== harbor ==
==> flow/design.v <==
module binary2deg(
	input i_clk,
	input i_rst,
	input i_start,
	input[63:0] i_decimal,
	input[3:0] i_frccnt,
	output[13:0] o_deg,
	output o_finished
	);
enum {IDLE,D2B1,D2B2,SHIFT,B2D,END} state_w,state_r;
logic[13:0] deg_w,deg_r;
logic[21:0] devider_w,devider_r;
logic[34:0] tmp_w,tmp_r;
logic[63:0] decimal_w,decimal_r;
logic[21:0] binary_w,binary_r;
logic[3:0] cnt_w,cnt_r;
logic[3:0] frccnt_w,frccnt_r;
logic finished;
assign o_finished = finished;
assign o_deg = deg_r;
always@(*) begin
	deg_w = deg_r;
	devider_w = devider_r;
	tmp_w = tmp_r;
	decimal_w = decimal_r;
	binary_w = binary_r;
	cnt_w = cnt_r;
	frccnt_w = frccnt_r;
	state_w = state_r;
	finished = 0;
	case(state_r)
		IDLE: begin
			if(i_start) begin
				state_w = D2B1;
				decimal_w = i_decimal;
				frccnt_w = i_frccnt;
				tmp_w = 0;
			end
			else begin
				state_w = state_r;
				decimal_w = 0;
			end
			binary_w = 0;
			devider_w = 22'b101101000000000000000;
			finished = 0;
		end
		D2B1: begin
			if(decimal_r[3:0] < 10) begin
				tmp_w = (tmp_r >> 4)+(tmp_r >> 5)+(tmp_r >> 8)+(tmp_r >> 9)+(tmp_r >> 12)+(tmp_r >> 13)+{18'd0,decimal_r[3:0],13'd0};
				state_w = state_r;
			end
			else begin
				tmp_w = tmp_r;
				state_w = D2B2;
			end
			decimal_w = decimal_r >> 4;
		end
		D2B2: begin
			if(cnt_r == (frccnt_r - 1)) begin
				state_w = SHIFT;
				cnt_w = 0;
			end
			else begin
				state_w = state_r;
				cnt_w = cnt_r + 1;
			end
			tmp_w = (tmp_r >> 4)+(tmp_r >> 5)+(tmp_r >> 8)+(tmp_r >> 9)+(tmp_r >> 12)+(tmp_r >> 13)+{18'd0,decimal_r[3:0],13'd0};
			decimal_w = decimal_r >> 4;
		end
		SHIFT: begin
			tmp_w = (tmp_r << 3) + (tmp_r << 1);
			if(cnt_r == (frccnt_r - 2)) begin
				state_w = B2D;
				binary_w = tmp_w[21:0];
				cnt_w = 0;
			end
			else begin
				state_w = state_r;
				cnt_w = cnt_r + 1;
			end
		end
		B2D: begin
			if(cnt_r == 13) begin
				state_w = END;
				cnt_w = 0;
			end
			else begin
				state_w = state_r;
				cnt_w = cnt_r + 1;
			end
			if(binary_r < devider_r) begin
				deg_w = {deg_r[12:0],1'b0};
				binary_w = binary_r;
			end
			else begin
				deg_w = {deg_r[12:0],1'b1};
				binary_w = binary_r - devider_r;
			end
			devider_w = devider_r >> 1;
			finished = 0;
		end
		END: begin
			finished = 1;
			state_w = IDLE;
		end
	endcase
end
always@(posedge i_clk or negedge i_rst) begin
	if(!i_rst) begin
		devider_r <= 22'b0101101000000000000000;
		binary_r <= 0;
		deg_r <= 0;
		cnt_r <= 0;
		state_r <= IDLE;
		decimal_r <= 64'd0;
		tmp_r <= 35'd0;
		frccnt_r <= 0;
	end
	else begin
		devider_r <= devider_w;
		binary_r <= binary_w;
		deg_r <= deg_w;
		cnt_r <= cnt_w;
		state_r <= state_w;
		decimal_r <= decimal_w;
		tmp_r <= tmp_w;
		frccnt_r <= frccnt_w;
	end
end
endmodule
module synchro(
	input i_clk,
	input i_rst,
	input i_write,
	input[7:0] i_char,
	output o_full,
	output o_check,
	output[14 - 1:0] o_deg
	);
integer i;
enum {IDLE,IDT,DATA,DEG,CHECK} state_w,state_r;
logic[7:0] cnt_w,cnt_r;
logic[7:0] char_w[7:0],char_r[7:0];
logic[2:0] r_w,r_r,w_w,w_r;
logic[7:0] char;
logic[7:0] check_w,check_r;
logic[7:0] checksum_w,checksum_r,tmp;
logic check;
logic[23:0] SI_w,SI_r;
logic[3:0] pos;
enum {INT,FRC} dstate_w,dstate_r;
logic[63:0] decimal_w,decimal_r;
logic[13:0] deg,deg_w,deg_r;
logic[3:0] frccnt_w,frccnt_r;
logic finished;
binary2deg xbinary2deg(.i_clk(i_clk),.i_rst(i_rst),.i_start(check && (pos == 1)),.i_decimal(decimal_r),.i_frccnt(frccnt_r),.o_deg(deg),.o_finished(finished));
assign o_full = ((w_r + 1) == r_r)? 1 : 0;
assign o_check = check;
assign o_deg = deg_r;
always@(*) begin
	for(i = 0; i < 8; i = i + 1) begin
		char_w[i] = char_r[i];
	end
	if(i_write) begin
		w_w = w_r + 1;
		char_w[w_r] = i_char;
	end
	else begin
		w_w = w_r;
	end
	if(w_r != r_r) begin
		char = char_r[r_r];
		r_w = r_r + 1;
	end
	else begin
		char = 0;
		r_w = r_r;
	end
end
always@(*) begin
	pos = 0;
	case(SI_r)
		{"H","D","G"} : begin
			pos = 1;
		end
		{"H","D","T"} : begin
			pos = 1;
		end
	endcase
end
always@(*) begin
	if(finished)
		deg_w = deg;
	else
		deg_w = deg_r;
end
always@(*) begin
	check = 0;
	checksum_w = checksum_r;
	SI_w = SI_r;
	decimal_w = decimal_r;
	tmp = 0;
	frccnt_w = frccnt_r;
	state_w = state_r;
	dstate_w = dstate_r;
	cnt_w = cnt_r;
	check_w = check_r;
	if(w_r != r_r) begin
		case(state_r)
			IDLE: begin
				check_w = 0;
				decimal_w = 0;
				frccnt_w = 0;
				dstate_w = INT;
				if(char == "$") begin
					state_w = IDT;
				end
				else begin
					state_w = state_r;
				end
				cnt_w = 0;
			end
			IDT: begin
				if(cnt_r == 4) begin
					state_w = DATA;
					cnt_w = 0;
					SI_w = (SI_r << 8) + {16'd0,char};
				end
				else if(cnt_r > 1) begin
					state_w = state_r;
					cnt_w = cnt_r + 1;
					SI_w = (SI_r << 8) + {16'd0,char};
				end
				else begin
					state_w = state_r;
					SI_w = SI_r;
					cnt_w = cnt_r + 1;
				end
				check_w = check_r ^ char;
			end
			DATA: begin
				if(char == "*") begin
					state_w = CHECK;
					cnt_w = 0;
					check_w = check_r;
				end
				else if(char == ",") begin
					cnt_w = cnt_r + 1;
					check_w = check_r ^ char;
					if(cnt_r == (pos - 1)) begin
						state_w = DEG;
					end
					else begin
						state_w = state_r;
					end
				end
				else begin
					state_w = state_r;
					cnt_w = cnt_r;
					check_w = check_r ^ char;
				end
			end
			DEG: begin
				tmp = char - "0";
				if(char == ".") begin
					dstate_w = FRC;
					state_w = state_r;
					cnt_w = cnt_r;
					frccnt_w = frccnt_r;
					decimal_w = (decimal_r << 4) + {60'd0,tmp[3:0]};
				end
				else if(char == ",") begin
					dstate_w = INT;
					state_w = DATA;
					cnt_w = cnt_r;
					frccnt_w = frccnt_r;
					decimal_w = decimal_r;
				end
				else begin
					state_w = state_r;
					dstate_w = dstate_r;
					cnt_w = cnt_r;
					decimal_w = (decimal_r << 4) + {60'd0,tmp[3:0]};
					if(dstate_r == FRC) begin
						frccnt_w = frccnt_r;
					end
					else begin
						frccnt_w = frccnt_r + 1;
					end
				end
				check_w = check_r ^ char;
			end
			CHECK: begin
				if(char == 8'hd) begin
					state_w = IDLE;
					cnt_w = 0;
					if(check_r == checksum_r) begin
						check = 1;
					end
					else begin
						check = 0;
					end
				end
				else begin
					if((char > "/") && (char < ":")) begin
						tmp = char - "0";
						checksum_w = cnt_r == 0 ? {tmp[3:0],4'd0} : {checksum_r[7:4],tmp[3:0]};
					end
					else if((char > "@") && (char < "G")) begin
						tmp = char - "A" + 8'd10;
						checksum_w = cnt_r == 0 ? {tmp[3:0],4'd0} : {checksum_r[7:4],tmp[3:0]};
					end
					else begin
						checksum_w = checksum_r;
					end
					cnt_w = cnt_r + 1;
				end
			end
		endcase
	end
	else begin
		state_w = state_r;
		cnt_w = cnt_r;
		checksum_w = checksum_r;
		check_w = check_r;
	end
end
always@(posedge i_clk or negedge i_rst) begin
	if(!i_rst) begin
		state_r <= IDLE;
		dstate_r <= INT;
		cnt_r <= 0;
		deg_r <= 0;
		checksum_r <= 0;
		check_r <= 0;
		SI_r <= 0;
		r_r <= 0;
		w_r <= 0;
		decimal_r <= 0;
		frccnt_r <= 0;
		for(i = 0; i < 8; i = i + 1) begin
			char_r[i] <= 0;
		end
	end
	else begin
		state_r <= state_w;
		dstate_r <= dstate_w;
		cnt_r <= cnt_w;
		deg_r <= deg_w;
		checksum_r <= checksum_w;
		check_r <= check_w;
		SI_r <= SI_w;
		r_r <= r_w;
		w_r <= w_w;
		decimal_r <= decimal_w;
		frccnt_r <= frccnt_w;
		for(i = 0; i < 8; i = i + 1) begin
			char_r[i] <= char_w[i];
		end
	end
end
endmodule
Settings: LEC_CHECK=0, CAP_MARGIN=5, CORE_MARGIN=2, CORE_UTILIZATION=72, CTS_CLUSTER_DIAMETER=58, CTS_CLUSTER_SIZE=41, PLACE_DENSITY=0.65, SETUP_SLACK_MARGIN=-0.56, SLEW_MARGIN=20; clock period 6.28 ns.
run.sh (not shown) runs the stock make flow with config.mk's settings and CLKGATE_MAP_FILE=.
harbor: all stages done; final checks FAILED (setup timing).
Here is what was changed in the inputs of xenon compared with harbor.
# harbor
export LEC_CHECK = 0
export CAP_MARGIN = 5
export CORE_MARGIN = 2
export CORE_UTILIZATION = 72
export CTS_CLUSTER_DIAMETER = 58
export CTS_CLUSTER_SIZE = 41
export PLACE_DENSITY = 0.65
export SETUP_SLACK_MARGIN = -0.56
export SLEW_MARGIN = 20
create_clock -name core_clock -period 6.28 [get_ports {i_clk}]
# xenon
export LEC_CHECK = 0
export ABC_AREA = 1
export CAP_MARGIN = 20
export CORE_MARGIN = 2
export CORE_UTILIZATION = 72
export SLEW_MARGIN = 20
create_clock -name core_clock -period 6.71 [get_ports {i_clk}]
[summary]
xenon has completed all stages; timing, DRC and antenna checks passed.
The lower core utilization came out of xenon.
xenon vs harbor: setup slack up
Taking harbor as the reference, in xenon total routing resource utilization after global routing went up; final cell area excluding filler cells went up.
The higher sequential share of layout area of xenon and harbor is in harbor.
xenon ended up with simple AND/OR/NAND/NOR gates as its largest non-sequential cell family by area; harbor ended up with AND-OR/OR-AND gates.
Changes in violet relative to xenon:
# xenon
export LEC_CHECK = 0
export ABC_AREA = 1
export CAP_MARGIN = 20
export CORE_MARGIN = 2
export CORE_UTILIZATION = 72
export SLEW_MARGIN = 20
create_clock -name core_clock -period 6.71 [get_ports {i_clk}]
# violet
export LEC_CHECK = 0
export CAP_MARGIN = 20
export CORE_MARGIN = 2
export CORE_UTILIZATION = 40
export SLEW_MARGIN = 20
create_clock -name core_clock -period 6.98 [get_ports {i_clk}]
==> comparison <==
violet: sequential power about 3% below xenon. As far as number of hold-repair buffers added at the cts stage goes, xenon and violet are indistinguishable; the numbers are identical. violet against xenon: count of routing violations after the opening detailed-route iteration went down by about 50%, number of fillers in the final layout went up by 3456, worst setup margin went down by 0.19 ns. violet supports a lower top clock frequency than xenon. [violet] buffer and inverter count on the worst path fell 2 relative to xenon. Of violet and xenon, it is violet that has the higher internal cell power.
Relative to violet, the following input files were edited for sierra:
# violet
export LEC_CHECK = 0
export CAP_MARGIN = 20
export CORE_MARGIN = 2
export CORE_UTILIZATION = 40
export SLEW_MARGIN = 20
create_clock -name core_clock -period 6.98 [get_ports {i_clk}]
# sierra
export LEC_CHECK = 0
export ABC_AREA = 1
export CAP_MARGIN = 20
export CORE_MARGIN = 2
export CORE_UTILIZATION = 72
export CTS_CLUSTER_DIAMETER = 397
export CTS_CLUSTER_SIZE = 10
export PLACE_DENSITY = 0.4
export SETUP_SLACK_MARGIN = 1.8
export SLEW_MARGIN = 20
export TNS_END_PERCENT = 5
create_clock -name core_clock -period 6.12 [get_ports {i_clk}]
### Flow results
Delta (sierra minus violet): number of nets at the end of the flow picked up an extra 25%; final routed wirelength across all metal layers picked up an extra 17 mm; final design instance area without fill picked up an extra 4.5%. Where hold slack is concerned, violet is outperformed by sierra. For the via count, sierra came in 27% higher than violet did. sierra against violet: number of non-clock buffers in the layout went up about 60%, switching share of total power went up 3.9 points, vertical extent of the die went down about 24%, routed length on met1 went up 9.2%. Of sierra and violet, it is sierra that has the higher sequential share of power. Relative to violet, cell total in the yosys stat output has increased by 675 in sierra.
No activity file was given, so power comes from the tool's default toggle rates.
